Setup of v51:
Design UT_TOP, start of the top module:
module UT_TOP (
    clk, 
    rst_n, 
    in_valid, 
    in_time,
    out_valid, 
    out_display, 
    out_day
);
clock: 12.3 ns
lec_check: 0
abc_area: 1
cap_margin: 40
core_aspect_ratio: 1.35
core_margin: 2
core_utilization: 72
cts_cluster_diameter: 69
cts_cluster_size: 10
place_density_lb_addon: 0.09
setup_slack_margin: 3.64
slew_margin: 20
run.sh (not shown) runs the stock make flow with config.mk's settings and CLKGATE_MAP_FILE=.
global routing: v51 exited with error
### v51 -> v57
# v51
export LEC_CHECK = 0
export ABC_AREA = 1
export CAP_MARGIN = 40
export CORE_ASPECT_RATIO = 1.35
export CORE_MARGIN = 2
export CORE_UTILIZATION = 72
export CTS_CLUSTER_DIAMETER = 69
export CTS_CLUSTER_SIZE = 10
export PLACE_DENSITY_LB_ADDON = 0.09
export SETUP_SLACK_MARGIN = 3.64
export SLEW_MARGIN = 20
create_clock -name core_clock -period 12.3 [get_ports {clk}]
# v57
export LEC_CHECK = 0
export CAP_MARGIN = 20
export CORE_MARGIN = 2
export CORE_UTILIZATION = 68
export SLEW_MARGIN = 20
export TNS_END_PERCENT = 5
create_clock -name core_clock -period 14.4 [get_ports {clk}]
Findings:
- Weighted congestion reported at the end of routability-driven placement, v51 and v57: larger value in v51
- Number of distinct library cells after synthesis was lower in the run labelled v51.
- v57 ended with less die height than v51.
- Taking v51 over v57, the post-cts sizing count ratio works out to 0.818.
- As of v57, placeable core region had risen by a little under 10% compared to v51.
- Changes observed in v57 relative to v51: instance tally after logic synthesis down 9.4%, xor and xnor area share after synthesis went up by 0.41 points, area reported by Yosys stat increased by 500 µm² relative to the old numbers, placed wire-length estimate after detailed placement down 8.4%.
- simple AND/OR/NAND/NOR gates as the prevailing logic family in the synthesized netlist was reported by v51, and AND-OR/OR-AND gates by v57.
- v57 finished all stages; however, its layout fails the closing checks, the failures being negative setup slack.
The following lists how v17 was set up differently from v57:
# v57
export LEC_CHECK = 0
export CAP_MARGIN = 20
export CORE_MARGIN = 2
export CORE_UTILIZATION = 68
export SLEW_MARGIN = 20
export TNS_END_PERCENT = 5
create_clock -name core_clock -period 14.4 [get_ports {clk}]
# v17
export LEC_CHECK = 0
export ABC_AREA = 1
export CAP_MARGIN = 20
export CORE_MARGIN = 2
export CORE_UTILIZATION = 62
export CTS_CLUSTER_DIAMETER = 191
export CTS_CLUSTER_SIZE = 97
export SLEW_MARGIN = 20
create_clock -name core_clock -period 14.1 [get_ports {clk}]
Results
v17 ran in full, but the layout does not pass; the checks complain about negative setup slack.
Taking v57 as the reference, in v17 clock-buffer cell count decreased by 3 relative to the old numbers; post-CTS setup buffer count moved down; maximum frequency picked up an extra 3.1%.
Relative to v17, the following input files were edited for v49:
# v17
export LEC_CHECK = 0
export ABC_AREA = 1
export CAP_MARGIN = 20
export CORE_MARGIN = 2
export CORE_UTILIZATION = 62
export CTS_CLUSTER_DIAMETER = 191
export CTS_CLUSTER_SIZE = 97
export SLEW_MARGIN = 20
create_clock -name core_clock -period 14.1 [get_ports {clk}]
# v49
export LEC_CHECK = 0
export CAP_MARGIN = 20
export CORE_MARGIN = 2
export CORE_UTILIZATION = 60
export MIN_ROUTING_LAYER = met1
export PLACE_DENSITY_LB_ADDON = 0.05
export SETUP_SLACK_MARGIN = -0.73
export SLEW_MARGIN = 20
create_clock -name core_clock -period 13.3 [get_ports {clk}]
## What came out
No crash in v49: every stage finished, but the layout fails its final checks due to negative setup slack.
Post-synthesis chip area from yosys | v49 above v17
Compared with v17, in v49 combined global-route utilization of all metal layers decreased 1.6 points; maximum frequency increased about 1.3%; cell total after placement decreased 63.
v49: total cells reported by yosys after synthesis about 9% below v17
Changes observed in v49 relative to v17: minimum clock period after layout fell by 180 ps; clock latency on the worst-skew pair stayed essentially flat.
> inputs changed (v49 -> v37)
# v49
export LEC_CHECK = 0
export CAP_MARGIN = 20
export CORE_MARGIN = 2
export CORE_UTILIZATION = 60
export MIN_ROUTING_LAYER = met1
export PLACE_DENSITY_LB_ADDON = 0.05
export SETUP_SLACK_MARGIN = -0.73
export SLEW_MARGIN = 20
create_clock -name core_clock -period 13.3 [get_ports {clk}]
# v37
export LEC_CHECK = 0
export ABC_AREA = 1
export CAP_MARGIN = 20
export CORE_MARGIN = 2
export CORE_UTILIZATION = 72
export CTS_CLUSTER_SIZE = 36
export HOLD_SLACK_MARGIN = 0.29
export PLACE_DENSITY_LB_ADDON = 0.21
export SETUP_SLACK_MARGIN = -1.03
export SLEW_MARGIN = 20
create_clock -name core_clock -period 13.3 [get_ports {clk}]
- Status v37: flow complete, layout not clean - max-capacitance violations, max-slew violations, negative setup slack
- When the final numbers for v49 and v37 were put side by side, the count of buffers not belonging to the clock network in the layout turned out to be smaller in v37.
Relative to v37, the following input files were edited for v43:
# v37
export LEC_CHECK = 0
export ABC_AREA = 1
export CAP_MARGIN = 20
export CORE_MARGIN = 2
export CORE_UTILIZATION = 72
export CTS_CLUSTER_SIZE = 36
export HOLD_SLACK_MARGIN = 0.29
export PLACE_DENSITY_LB_ADDON = 0.21
export SETUP_SLACK_MARGIN = -1.03
export SLEW_MARGIN = 20
create_clock -name core_clock -period 13.3 [get_ports {clk}]
# v43
export LEC_CHECK = 0
export CAP_MARGIN = 20
export CORE_MARGIN = 2
export CORE_UTILIZATION = 71
export CTS_CLUSTER_SIZE = 76
export MIN_ROUTING_LAYER = met1
export PLACE_DENSITY_LB_ADDON = 0.05
export SETUP_SLACK_MARGIN = -0.73
export SLEW_MARGIN = 20
create_clock -name core_clock -period 13.3 [get_ports {clk}]
==> results <==
- No crash in v43: every stage finished, but the layout fails its final checks due to negative setup slack.
- The launching instance or port of the critical path comes out month[3] in one run and month[2] in the other, namely in v43 and v37 respectively.
- Placeable core area up 4.2% in v43 wrt v37
- Between v37 and v43, the difference in adder-cell share of the synthesized area is negligible.
- v43 ended with more final routed wirelength across all metal layers than v37.
- Of v37 and v43, v43 shows the lower setup slack, with v37 above it.
